// chip_to_symbol
module chip_to_symbol 
(
input logic         i_clk,
input logic         i_rst_n,
input logic         i_stream,
input logic         i_stream_valid,
output logic [3:0]  o_symbol,
output logic        o_symbol_valid       
);
==> flow/config.mk <==
export PLATFORM = sky130hd
export DESIGN_NAME = chip_to_symbol
export DESIGN_NICKNAME = chip_to_symbol
export VERILOG_FILES = /design/flow/design.v
export SDC_FILE = /design/flow/constraint.sdc
export NUM_CORES = 4
export LEC_CHECK = 0
export ABC_AREA = 1
export CAP_MARGIN = 20
export CORE_MARGIN = 2
export CORE_UTILIZATION = 64
export SETUP_SLACK_MARGIN = 1.52
export SLEW_MARGIN = 20
export TNS_END_PERCENT = 10
==> flow/constraint.sdc <==
create_clock -name core_clock -period 5.1 [get_ports {i_clk}]
set_input_delay 1.0200 -clock core_clock [delete_from_list [all_inputs] [get_ports {i_clk}]]
set_output_delay 1.0200 -clock core_clock [all_outputs]
set_load 0.01 [all_outputs]
run.sh (not shown) runs the stock make flow with config.mk's settings and CLKGATE_MAP_FILE=.
Edit:
Settings changed: ABC_AREA 1 to not set, CORE_UTILIZATION 64 to 40, SETUP_SLACK_MARGIN 1.52 to not set, TNS_END_PERCENT 10 to not set.
Clock period 5.1 ns to 10.0 ns, I/O delays scaled along.
After rerunning:
- synthesized cell count came out lower by about 8%
- via count came out lower by 7.9%
- final cell count is lower by about 5%
- die size grows by about 70%
- routed wire length is higher by about 0.75%
- hold slack gets better by 78 ps
- critical path depth fell by 1
- clock-buffer cell count goes up by 1
- first-iteration DRC count goes down by 30%
Edit:
Settings changed: ABC_AREA set to 1, CELL_PAD_IN_SITES_DETAIL_PLACEMENT set to 1, CORE_MARGIN 2 to 8, CORE_UTILIZATION 40 to 27, CTS_CLUSTER_DIAMETER set to 267, HOLD_SLACK_MARGIN set to -0.08, MAX_ROUTING_LAYER set to met4, TNS_END_PERCENT set to 70.
After rerunning: Global-route usage went down by 11 points. Sequential cell count does not change. Final cell count went up by about a fifth.
Edit:
Settings changed: CORE_ASPECT_RATIO set to 1.57, CORE_MARGIN 8 to 9, CTS_CLUSTER_DIAMETER 267 to 288, CTS_CLUSTER_SIZE set to 58, GPL_TIMING_DRIVEN set to 0, MIN_ROUTING_LAYER set to met2, PLACE_DENSITY_LB_ADDON set to 0.14.
Clock period 10.0 ns to 8.15 ns, I/O delays scaled along.
Effect: Clock-buffer cell count stays the same. Via count went up by 36%. Cell area went up by 0.67%. Worst hold slack is better by 21 ps. Cell count is about the same. Register-to-register slack is worse by 3400 ps. Die area went up by 1.6%. Setup slack is worse by 2300 ps.

Starting RTL as in the previous note.
export LEC_CHECK = 0
export ABC_AREA = 1
export CAP_MARGIN = 20
export CELL_PAD_IN_SITES_DETAIL_PLACEMENT = 1
export CELL_PAD_IN_SITES_GLOBAL_PLACEMENT = 0
export CORE_ASPECT_RATIO = 0.6
export CORE_MARGIN = 2
export CORE_UTILIZATION = 32
export CTS_CLUSTER_DIAMETER = 225
export GPL_ROUTABILITY_DRIVEN = 1
export GPL_TIMING_DRIVEN = 1
export MIN_ROUTING_LAYER = met2
export SLEW_MARGIN = 5
create_clock -name core_clock -period 8.8 [get_ports {i_clk}]
Change:
ABC_AREA = not set   (was 1)
CELL_PAD_IN_SITES_DETAIL_PLACEMENT = not set   (was 1)
CELL_PAD_IN_SITES_GLOBAL_PLACEMENT = not set   (was 0)
CORE_ASPECT_RATIO = not set   (was 0.6)
CORE_UTILIZATION = 70   (was 32)
CTS_CLUSTER_DIAMETER = not set   (was 225)
CTS_CLUSTER_SIZE = 31   (was not set)
GPL_ROUTABILITY_DRIVEN = not set   (was 1)
GPL_TIMING_DRIVEN = not set   (was 1)
MIN_ROUTING_LAYER = not set   (was met2)
SLEW_MARGIN = 20   (was 5)
clock period = 4.87 ns   (was 8.8 ns; I/O delays follow)
The new run produced a layout that fails on setup timing.
Setup slack got worse by 1.3 ns.
Clock-buffer cell count does not change.
Final cell count drops by roughly a tenth.
Die size drops by well over a third.
Wire length fell by about a fifth.
Change:
CORE_UTILIZATION = 72   (was 70)
PLACE_DENSITY_LB_ADDON = 0.01   (was not set)
SETUP_SLACK_MARGIN = 1.45   (was not set)
What happened:
- With this change the flow never finished: it broke off in 5_1_grt
- synthesized cell count stays the same
- die size fell by a few percent
- synthesized area is unchanged
Change:
CTS_CLUSTER_SIZE = not set   (was 31)
PLACE_DENSITY_LB_ADDON = not set   (was 0.01)
SETUP_SLACK_MARGIN = -0.57   (was 1.45)
clock period = 9.16 ns   (was 4.87 ns; I/O delays follow)
The changed run finished clean. Die size stays the same. Synthesized cell count does not change. Synthesized area is unchanged.
Change:
CTS_CLUSTER_SIZE = 76   (was not set)
PLACE_DENSITY_LB_ADDON = 0.01   (was not set)
SETUP_SLACK_MARGIN = not set   (was -0.57)
clock period = 5.15 ns   (was 9.16 ns; I/O delays follow)
Result: Now the flow finished but failed the layout checks on setup timing; global-route usage grows by 0.14 points; wire length grows by 2.6%; sequential cell count does not change; first-iteration DRC count grows by 0.51%; final cell count grows by 5.6%.
Change:
CTS_CLUSTER_DIAMETER = 28   (was not set)
SETUP_SLACK_MARGIN = 0.64   (was not set)
Effect: This time the run passed the timing, DRC and antenna checks. Worst hold slack loses 0.032 ns.

Starting RTL as in the previous note.
make LEC_CHECK=0 ABC_AREA=1 CAP_MARGIN=20 CORE_MARGIN=2 CORE_UTILIZATION=40 CTS_CLUSTER_SIZE=49 GPL_TIMING_DRIVEN=0 HOLD_SLACK_MARGIN=0.12 SLEW_MARGIN=15 finish   # period 10.0 ns
Then changed:
Settings changed: CAP_MARGIN 20 to 35, CORE_ASPECT_RATIO set to 0.5, CORE_MARGIN 2 to 7, CORE_UTILIZATION 40 to 57, CTS_CLUSTER_DIAMETER set to 236, CTS_CLUSTER_SIZE 49 to 98, GPL_TIMING_DRIVEN 0 to not set, HOLD_SLACK_MARGIN 0.12 to 0.29, PLACE_DENSITY set to 0.4, SETUP_SLACK_MARGIN set to 2.88, SLEW_MARGIN 15 to 20, TNS_END_PERCENT set to 15.
Effect: The changed run completed without violations; via count rises by 4.4%; clock skew hardly moves; core utilization rose by 19 points; critical path depth came out higher by 6; wire length is higher by 1.3%; die area is lower by 22%; cell area is about the same; worst setup slack improves by 0.42 ns; global-route usage went up by 8.8 points; clock-buffer cell count goes up by 1.
Then changed:
Settings changed: CAP_MARGIN 35 to 20, CORE_ASPECT_RATIO 0.5 to 1.03, CORE_UTILIZATION 57 to 40, CTS_CLUSTER_DIAMETER 236 to not set, CTS_CLUSTER_SIZE 98 to 58, GPL_TIMING_DRIVEN set to 1, HOLD_SLACK_MARGIN 0.29 to 0.12, MIN_ROUTING_LAYER set to met2, PLACE_DENSITY 0.4 to not set, SETUP_SLACK_MARGIN 2.88 to not set, SLEW_MARGIN 20 to 15, TNS_END_PERCENT 15 to not set.
Clock skew is about the same.
Cell area came out higher by about 1.3%.
Core utilization came out lower by 18 points.
Wire length came out higher by 9.9%.
Fmax came out lower by 12%.
Count of clock-buffer cells in the layout came out lower by 1.
Hold slack loses 0.011 ns.
Then changed:
Settings changed: ABC_AREA 1 to not set, CORE_ASPECT_RATIO 1.03 to not set, CORE_MARGIN 7 to 2, CTS_CLUSTER_SIZE 58 to not set, GPL_TIMING_DRIVEN 1 to not set, HOLD_SLACK_MARGIN 0.12 to not set, MIN_ROUTING_LAYER met2 to not set, SETUP_SLACK_MARGIN set to -0.44, SLEW_MARGIN 15 to 20.
Clock period 10.0 ns to 7.27 ns, I/O delays scaled along.
Outcome: The new run went through all stages and came out clean. Design area climbs by about 5%. Setup slack got worse by 1.9 ns. Synthesized area climbs by about 5.3%.
Then changed:
Settings changed: CORE_UTILIZATION 40 to 64, SETUP_SLACK_MARGIN -0.44 to not set.
Clock period 7.27 ns to 5.15 ns, I/O delays scaled along.
This time the run finished but failed the layout checks on negative setup slack.
Synthesized cell count is unchanged.
Final cell count drops by 4.2%.
Routed wire length went down by 4.3%.
Die size decreases by 37%.
Critical path depth does not change.

Starting RTL as in the previous note.
==> flow/config.mk <==
export PLATFORM = sky130hd
export DESIGN_NAME = chip_to_symbol
export DESIGN_NICKNAME = chip_to_symbol
export VERILOG_FILES = /design/flow/design.v
export SDC_FILE = /design/flow/constraint.sdc
export NUM_CORES = 4
export LEC_CHECK = 0
export CAP_MARGIN = 35
export CORE_MARGIN = 2
export CORE_UTILIZATION = 72
export CTS_CLUSTER_DIAMETER = 54
export CTS_CLUSTER_SIZE = 17
export PLACE_DENSITY_LB_ADDON = 0.07
export SETUP_SLACK_MARGIN = 0.93
export SLEW_MARGIN = 20
==> flow/constraint.sdc <==
create_clock -name core_clock -period 3.12 [get_ports {i_clk}]
set_input_delay 0.6240 -clock core_clock [delete_from_list [all_inputs] [get_ports {i_clk}]]
set_output_delay 0.6240 -clock core_clock [all_outputs]
set_load 0.01 [all_outputs]
The starting point never finished: it broke off in clock tree synthesis (4_1_cts).
==> next run, changes <==
CAP_MARGIN = 20   (was 35)
CORE_UTILIZATION = 66   (was 72)
CTS_CLUSTER_DIAMETER = unset   (was 54)
CTS_CLUSTER_SIZE = unset   (was 17)
PLACE_DENSITY_LB_ADDON = unset   (was 0.07)
SETUP_SLACK_MARGIN = 1.05   (was 0.93)
clock period = 4.06 ns   (was 3.12 ns; I/O delays follow)
The new run completed, yet does not pass: negative setup slack.
Synthesized cell count stays the same.
Synthesized area stays the same.
Die size is higher by a little under a tenth.
==> next run, changes <==
CORE_UTILIZATION = 72   (was 66)
CTS_CLUSTER_SIZE = 17   (was unset)
SETUP_SLACK_MARGIN = 0.93   (was 1.05)
clock period = 3.12 ns   (was 4.06 ns; I/O delays follow)
The new run did not get past clock tree synthesis (4_1_cts) on DPL-0038.
Die area came out lower by a little under a tenth.
Synthesized area does not change.
Synthesized cell count does not change.
==> next run, changes <==
CORE_UTILIZATION = 40   (was 72)
CTS_CLUSTER_SIZE = unset   (was 17)
SETUP_SLACK_MARGIN = unset   (was 0.93)
clock period = 7.27 ns   (was 3.12 ns; I/O delays follow)
Outcome:
- Now the flow finished clean
- area after synthesis is unchanged
- synthesized cell count is unchanged
- die area increases by 78%
==> next run, changes <==
ABC_AREA = 1   (was unset)
CORE_UTILIZATION = 57   (was 40)
SETUP_SLACK_MARGIN = 0.52   (was unset)
clock period = 5.1 ns   (was 7.27 ns; I/O delays follow)
Worst hold slack loses 0.088 ns.
Setup slack improves by 0.017 ns.
Utilization is higher by 25 points.
